==> flow/design.v <==
module cordic_magphase #(
    parameter integer INPUT_WIDTH      = 16,
    parameter integer INT_WIDTH        = 32,
    parameter integer ITERATIONS       = 32,
    parameter integer GAIN_FRAC_BITS   = 28,
    parameter integer OUTPUT_FRAC_BITS = 14
) (
    input  wire                          clk,
    input  wire                          rst_n,
    input  wire                          start,
    input  wire signed [INPUT_WIDTH-1:0] x_in,
    input  wire signed [INPUT_WIDTH-1:0] y_in,
    output reg                           busy,
    output reg                           done,
    output reg  signed [INT_WIDTH-1:0]   magnitude,
    output reg  signed [INT_WIDTH-1:0]   phase
);
    localparam IDLE         = 2'd0;
    localparam ITERATE      = 2'd1;
    localparam POST_PROCESS = 2'd2;
    localparam DONE_STATE   = 2'd3;
    reg [1:0] state, state_next;
    reg signed [INT_WIDTH-1:0] x_reg, y_reg, x_next, y_next;
    reg signed [INT_WIDTH-1:0] z_reg, z_next;
    reg [5:0]                  iter_cnt, iter_cnt_next;
    reg signed [1:0] pi_correction, pi_correction_next;  
    localparam [31:0] PI_CONST32    = 32'h3243F6A8;  
    localparam [31:0] TWOPI_CONST32 = 32'h6487ED51;  
    localparam [31:0] K_INV32       = 32'd162600000;
    localparam signed [INT_WIDTH-1:0] PI_CONST    = {{(INT_WIDTH-32){PI_CONST32[31]}}, PI_CONST32};
    localparam signed [INT_WIDTH-1:0] TWOPI_CONST = {{(INT_WIDTH-32){TWOPI_CONST32[31]}}, TWOPI_CONST32};
    localparam signed [INT_WIDTH-1:0] K_INV       = {{(INT_WIDTH-32){K_INV32[31]}}, K_INV32};
    function signed [31:0] atan_lut;
        input [4:0] idx;
        begin
            case (idx)
                4'd0:  atan_lut = 32'sh0C90FDAA;
                4'd1:  atan_lut = 32'sh076B19C1;
                4'd2:  atan_lut = 32'sh03EB6EBF;
                4'd3:  atan_lut = 32'sh01FD5BA9;
                4'd4:  atan_lut = 32'sh00FFAAE0;
                4'd5:  atan_lut = 32'sh007FF55B;
                4'd6:  atan_lut = 32'sh003FFEA8;
                4'd7:  atan_lut = 32'sh001FFFDA;
                4'd8:  atan_lut = 32'sh000FFFEF;
                4'd9:  atan_lut = 32'sh0007FFFF;
                4'd10: atan_lut = 32'sh0003FFFF;
                4'd11: atan_lut = 32'sh0001FFFF;
                4'd12: atan_lut = 32'sh0000FFFF;
                4'd13: atan_lut = 32'sh00007FFF;
                4'd14: atan_lut = 32'sh00003FFF;
                4'd15: atan_lut = 32'sh00001FFF;  
                5'd16: atan_lut = 32'sh00000FFF;  
                5'd17: atan_lut = 32'sh000007FF;  
                5'd18: atan_lut = 32'sh000003FF;  
                5'd19: atan_lut = 32'sh000001FF;  
                5'd20: atan_lut = 32'sh000000FF;  
                5'd21: atan_lut = 32'sh0000007F;  
                5'd22: atan_lut = 32'sh0000003F;  
                5'd23: atan_lut = 32'sh0000001F;  
                5'd24: atan_lut = 32'sh0000000F;  
                5'd25: atan_lut = 32'sh00000007;  
                5'd26: atan_lut = 32'sh00000003;  
                5'd27: atan_lut = 32'sh00000001;  
                default: atan_lut = 32'sh00000000;  
            endcase
        end
    endfunction
    wire signed [47:0] mag_prod = x_reg * K_INV;  
    wire signed [INT_WIDTH-1:0] mag_corr = mag_prod >>> GAIN_FRAC_BITS;
    reg  signed [INT_WIDTH-1:0] phase_tmp;
    always @(posedge clk or negedge rst_n) begin
        if (!rst_n) begin
            state     <= IDLE;
            busy      <= 1'b0;
            done      <= 1'b0;
            x_reg     <= 0;
            y_reg     <= 0;
            z_reg     <= 0;
            iter_cnt  <= 0;
            magnitude <= 0;
            phase     <= 0;
            pi_correction <= 2'sd0;
        end else begin
            state    <= state_next;
            x_reg    <= x_next;
            y_reg    <= y_next;
            z_reg    <= z_next;
            iter_cnt <= iter_cnt_next;
            pi_correction <= pi_correction_next;
            busy     <= (state_next != IDLE) && (state_next != DONE_STATE);
            done     <= (state_next == DONE_STATE);
            if (state_next == DONE_STATE) begin
                magnitude <= ((mag_corr < 0) ? -mag_corr : mag_corr) << OUTPUT_FRAC_BITS;
                case (pi_correction)
                    -2'sd1: phase_tmp = z_next - PI_CONST;
                    2'sd0:  phase_tmp = z_next;
                    default: phase_tmp = z_next + PI_CONST;
                endcase
                if (phase_tmp > PI_CONST)
                    phase_tmp = phase_tmp - TWOPI_CONST;
                else if (phase_tmp < -PI_CONST)
                    phase_tmp = phase_tmp + TWOPI_CONST;
                phase <= phase_tmp;
            end
        end
    end
    always @* begin
        state_next          = state;
        x_next              = x_reg;
        y_next              = y_reg;
        z_next              = z_reg;
        iter_cnt_next       = iter_cnt;
        pi_correction_next  = pi_correction;
        case (state)
            IDLE, DONE_STATE: begin
                if (start) begin
                    x_next = {{(INT_WIDTH-INPUT_WIDTH){x_in[INPUT_WIDTH-1]}}, x_in};
                    y_next = {{(INT_WIDTH-INPUT_WIDTH){y_in[INPUT_WIDTH-1]}}, y_in};
                    if (x_next < 0) begin
                        x_next = -x_next;
                        y_next = -y_next;
                        pi_correction_next = (y_next >= 0) ? 2'sd1 : -2'sd1;
                    end else begin
                        pi_correction_next = 2'sd0;
                    end
                    z_next        = 0;
                    iter_cnt_next = 0;
                    state_next    = ITERATE;
                end else begin
                    state_next    = IDLE;
                end
            end
            ITERATE: begin
                if (iter_cnt < ITERATIONS) begin
                    if (y_reg >= 0) begin
                        x_next = x_reg + (y_reg >>> iter_cnt);
                        y_next = y_reg - (x_reg >>> iter_cnt);
                        z_next = z_reg + atan_lut(iter_cnt[4:0]);
                    end else begin
                        x_next = x_reg - (y_reg >>> iter_cnt);
                        y_next = y_reg + (x_reg >>> iter_cnt);
                        z_next = z_reg - atan_lut(iter_cnt[4:0]);
                    end
                    iter_cnt_next = iter_cnt + 1'b1;
                    if (iter_cnt == ITERATIONS-1)
                        state_next = POST_PROCESS;
                end else begin
                    state_next = POST_PROCESS;
                end
            end
            POST_PROCESS: begin
                state_next = DONE_STATE;
            end
            default: state_next = IDLE;
        endcase
    end
endmodule
clock: 11.1 ns
lec_check: 0
cap_margin: 40
cell_pad_in_sites_global_placement: 3
core_margin: 2
core_utilization: 23
cts_cluster_diameter: 243
cts_cluster_size: 88
gpl_timing_driven: 1
max_routing_layer: met4
slew_margin: 5
run.sh (not shown) runs the stock make flow with config.mk's settings and CLKGATE_MAP_FILE=.
The baseline finished clean.
Then changed:
CAP_MARGIN = 20   (was 40)
CELL_PAD_IN_SITES_GLOBAL_PLACEMENT = default   (was 3)
CORE_UTILIZATION = 71   (was 23)
CTS_CLUSTER_DIAMETER = default   (was 243)
CTS_CLUSTER_SIZE = default   (was 88)
GPL_TIMING_DRIVEN = default   (was 1)
PLACE_DENSITY_LB_ADDON = 0.01   (was default)
SLEW_MARGIN = 30   (was 5)
clock period = 7.05 ns   (was 11.1 ns; I/O delays follow)
After rerunning: With this change the flow reached the layout checks and failed them: max-capacitance violations, max-slew violations, negative setup slack. Final area came out higher by about 11%. Hold slack is worse by 0.017 ns.

Setup of run A:
RTL: the design.v shown in full above, as it stands there.
clock: 10.7 ns
lec_check: 0
cap_margin: 20
core_margin: 2
core_utilization: 40
slew_margin: 20
Run A ran to completion and came out clean on the timing, DRC and antenna checks.
[inputs] run B vs run A
- changing CORE_UTILIZATION from 40 to 72
- setting ABC_AREA to 1 for the first time
- setting CTS_CLUSTER_SIZE to 100 for the first time
- setting SETUP_SLACK_MARGIN to -0.94 for the first time
- setting CTS_CLUSTER_DIAMETER to 352 for the first time
- changing the clock period (ns, I/O delays scaled along) from 10.7 to 18.8
### Flow results
The number of filler instances in the final layout in run B was lower than what run A gave.
Against run A, non-clock buffer count in run B fell by more than 10%.
Against run A, run B reports a simple-gate area share of the yosys netlist that is higher.
The number of cells produced by synthesis number comes out lower for run A vs run B.
Run B ends up with a portion of the clock cycle consumed by the worst path in the final layout that is 34 points lower than in run A.
For run B, the launch point of the worst path was iter_cnt[2], unlike run A, where it was iter_cnt[1].
Looking at area of all placed cells without fillers across both flows, run B is the weaker of the two, with run A ahead.
Changes in run C relative to run B:
- an added HOLD_SLACK_MARGIN of -0.08
- an added MAX_ROUTING_LAYER of met4
- a change of CORE_UTILIZATION from 72 to 67
- a deleted CTS_CLUSTER_SIZE that had been 100
- an added TNS_END_PERCENT of 5
- a deleted CTS_CLUSTER_DIAMETER that had been 352
- a deleted ABC_AREA that had been 1
- a deleted SETUP_SLACK_MARGIN that had been -0.94
- a change of the clock period (ns, I/O delays scaled along) from 18.8 to 7.01
Results
Out of run C and run B, the only run to close with the timing, DRC and antenna checks passing was run B. Run C: flow complete, layout not clean; failing: negative setup slack. Run C against run B: post-CTS setup buffer count +30; largest net degree at the start of global routing increased 17%; data arrival time at the worst-slack endpoint went down 1.10 ns; multi-input combinational area share -5.5 points; clock skew increased 0.010 ns. Taking run B as the reference, in run C overall chip area went down 780 um^2, final setup slack of the worst path went down 10.69 ns. x_reg[5] as the beginning of the critical path was reported by run C, and iter_cnt[2] by run B.
What run D does differently from run C at the input level:
- a deleted TNS_END_PERCENT that had been 5
- a deleted MAX_ROUTING_LAYER that had been met4
- a deleted HOLD_SLACK_MARGIN that had been -0.08
- a change of CORE_UTILIZATION from 67 to 27
- a change of the clock period (ns, I/O delays scaled along) from 7.01 to 10.7
[summary]
- Run D gives more placeable core region than run C did.
- Looking at period utilization across run D and run C, the one that comes out lower is run D.
- Run D: PASS, flow complete, no timing, DRC or antenna violations
- Compared run D vs run C, and number of cells on the critical path is up in run D.
- Against run C, run D comes in 348 higher on number of standard cells in the layout, taps in and fillers out.
Changes in run E relative to run D:
- setting CTS_CLUSTER_SIZE to 28 for the first time
- setting HOLD_SLACK_MARGIN to -0.08 for the first time
- setting MAX_ROUTING_LAYER to met4 for the first time
- changing CORE_UTILIZATION from 27 to 72
- setting CTS_CLUSTER_DIAMETER to 199 for the first time
- changing the clock period (ns, I/O delays scaled along) from 10.7 to 13.7
Notes after the runs:
- Diff run D -> run E: relative area change from synthesis to final layout now smaller; final cell area excluding filler cells fell by about 4%.
- Source of the critical timing path = iter_cnt[2]: run D; source of the critical timing path = iter_cnt[1]: run E
- Both conditions hold for run E: the flow ran to the end and the final layout passed the timing, DRC and antenna checks.
- Run D reached the final stage; the timing, DRC and antenna checks on its layout passed.
[inputs] run F vs run E
- clearing CTS_CLUSTER_SIZE, which used to be 28
- putting ABC_AREA at 1 where nothing was set
- putting PLACE_DENSITY at 0.42 where nothing was set
- clearing HOLD_SLACK_MARGIN, which used to be -0.08
- putting TNS_END_PERCENT at 20 where nothing was set
- clearing MAX_ROUTING_LAYER, which used to be met4
- clearing CTS_CLUSTER_DIAMETER, which used to be 199
- swapping 13.7 for 8.03 in the clock period (ns, I/O delays scaled along)
### Flow results
Run F ended with more area occupied by multi-input gates than run E. Run F vs. run E: met3 demand-to-capacity share in global routing went down by 3.4 points. For run F, the critical path endpoint was magnitude[31], unlike run E, where it was phase[4]. Compared with run E, in run F wire length of the first global-routing pass +about 6%, average detailed-routed wire length per instance -25%. Comparing non-clock buffer count for run E and run F, the bigger number came from run F. Compared with run E, in run F HPWL reported at the end of detailed placement up 7.0%, part of the cycle the worst path needs rose by 22 points.
